// GameModeEazy
module GameModeEazy(
input wire clk,
input wire rst,
input wire load,
input wire [63:0] load_board,
input wire [3:0]btn,
input wire [3:0]mode,
output wire [63:0] num,
output wire [15:0] judge
    );
For scale: roughly 6800 cells after synthesis, roughly 160 I/O pins.
==> flow/config.mk <==
export PLATFORM = sky130hd
export DESIGN_NAME = GameModeEazy
export DESIGN_NICKNAME = GameModeEazy
export VERILOG_FILES = /design/flow/design.v
export SDC_FILE = /design/flow/constraint.sdc
export NUM_CORES = 4
export LEC_CHECK = 0
export CAP_MARGIN = 20
export CORE_MARGIN = 2
export CORE_UTILIZATION = 58
export SETUP_SLACK_MARGIN = 3.32
export SLEW_MARGIN = 20
==> flow/constraint.sdc <==
create_clock -name core_clock -period 18.1 [get_ports {clk}]
set_input_delay 3.6200 -clock core_clock [delete_from_list [all_inputs] [get_ports {clk}]]
set_output_delay 3.6200 -clock core_clock [all_outputs]
set_load 0.01 [all_outputs]
run.sh (not shown) runs the stock make flow with config.mk's settings and CLKGATE_MAP_FILE=.
The starting point never finished: it broke off in global routing (GRT-0116).
Rerun with:
- CORE_UTILIZATION: 58 -> 30
- GPL_ROUTABILITY_DRIVEN: not set -> 1
- SETUP_SLACK_MARGIN: 3.32 -> not set
- clock period: 18.1 -> 28.0 ns (I/O delays scaled with it)
After rerunning: The changed run went through all stages and came out clean. Die size came out higher by 92%. Synthesized cell count is unchanged. Area after synthesis does not change.
Rerun with:
- CORE_UTILIZATION: 30 -> 40
- GPL_ROUTABILITY_DRIVEN: 1 -> not set
- PLACE_DENSITY_LB_ADDON: not set -> 0.11
- SLEW_MARGIN: 20 -> 15
What happened:
- global-route usage goes up by 9.7 points
- routed wire length goes down by 3.4%
- cell area goes down by 2.8%
- fmax goes down by 0.69%
- non-clock buffer count goes down by 154
- setup slack is worse by 190 ps
- synthesized cell count is unchanged
Rerun with:
- CORE_UTILIZATION: 40 -> 27
- HOLD_SLACK_MARGIN: not set -> -0.09
- PLACE_DENSITY_LB_ADDON: 0.11 -> not set
- SLEW_MARGIN: 15 -> 20
The changed run passed the timing, design-rule and antenna checks; cell count is higher by 8.8%; wire length goes up by 2.3%; synthesized cell count stays the same; sequential share of layout area hardly moves; via count is about the same; synthesized area stays the same; cell area climbs by 1.7%; clock skew stays flat.
Rerun with:
- ABC_AREA: not set -> 1
- CORE_ASPECT_RATIO: not set -> 1.62
- CORE_UTILIZATION: 27 -> 30
- CTS_CLUSTER_DIAMETER: not set -> 253
- CTS_CLUSTER_SIZE: not set -> 96
- GPL_ROUTABILITY_DRIVEN: not set -> 1
- HOLD_SLACK_MARGIN: -0.09 -> not set
- SLEW_MARGIN: 20 -> 0
- TNS_END_PERCENT: not set -> 15
Setup slack gets better by 3600 ps.
Die area falls by 27%.
Clock skew is about the same.
Via count drops by 26%.
Worst hold slack gets worse by 61 ps.
Count of clock-buffer cells in the layout is higher by 1.
Register-to-register slack gets better by 3600 ps.
Routed wire length fell by 37%.
Rerun with:
- ABC_AREA: 1 -> 0
- CELL_PAD_IN_SITES_GLOBAL_PLACEMENT: not set -> 3
=> The changed run ran to the end with no violations. Wire length rose by 82%. Design area rose by 35%. Non-clock buffer count rose by 554.

========
GameModeEazy again, from the RTL that the note above started with.
export LEC_CHECK = 0
export CAP_MARGIN = 20
export CORE_MARGIN = 2
export CORE_UTILIZATION = 72
export CTS_CLUSTER_DIAMETER = 133
export CTS_CLUSTER_SIZE = 24
export SETUP_SLACK_MARGIN = 3.32
export SLEW_MARGIN = 20
create_clock -name core_clock -period 24.2 [get_ports {clk}]
The baseline died in 5_1_grt.
Rerun with:
CTS_CLUSTER_DIAMETER = not set   (was 133)
CTS_CLUSTER_SIZE = not set   (was 24)
GPL_ROUTABILITY_DRIVEN = 1   (was not set)
PLACE_DENSITY_LB_ADDON = 0.22   (was not set)
SETUP_SLACK_MARGIN = not set   (was 3.32)
clock period = 13.4 ns   (was 24.2 ns; I/O delays follow)
This time the run did not get past 3_5_place_dp on DPL-0038.
Synthesized cell count does not change.
Die size does not change.
Synthesized area stays the same.
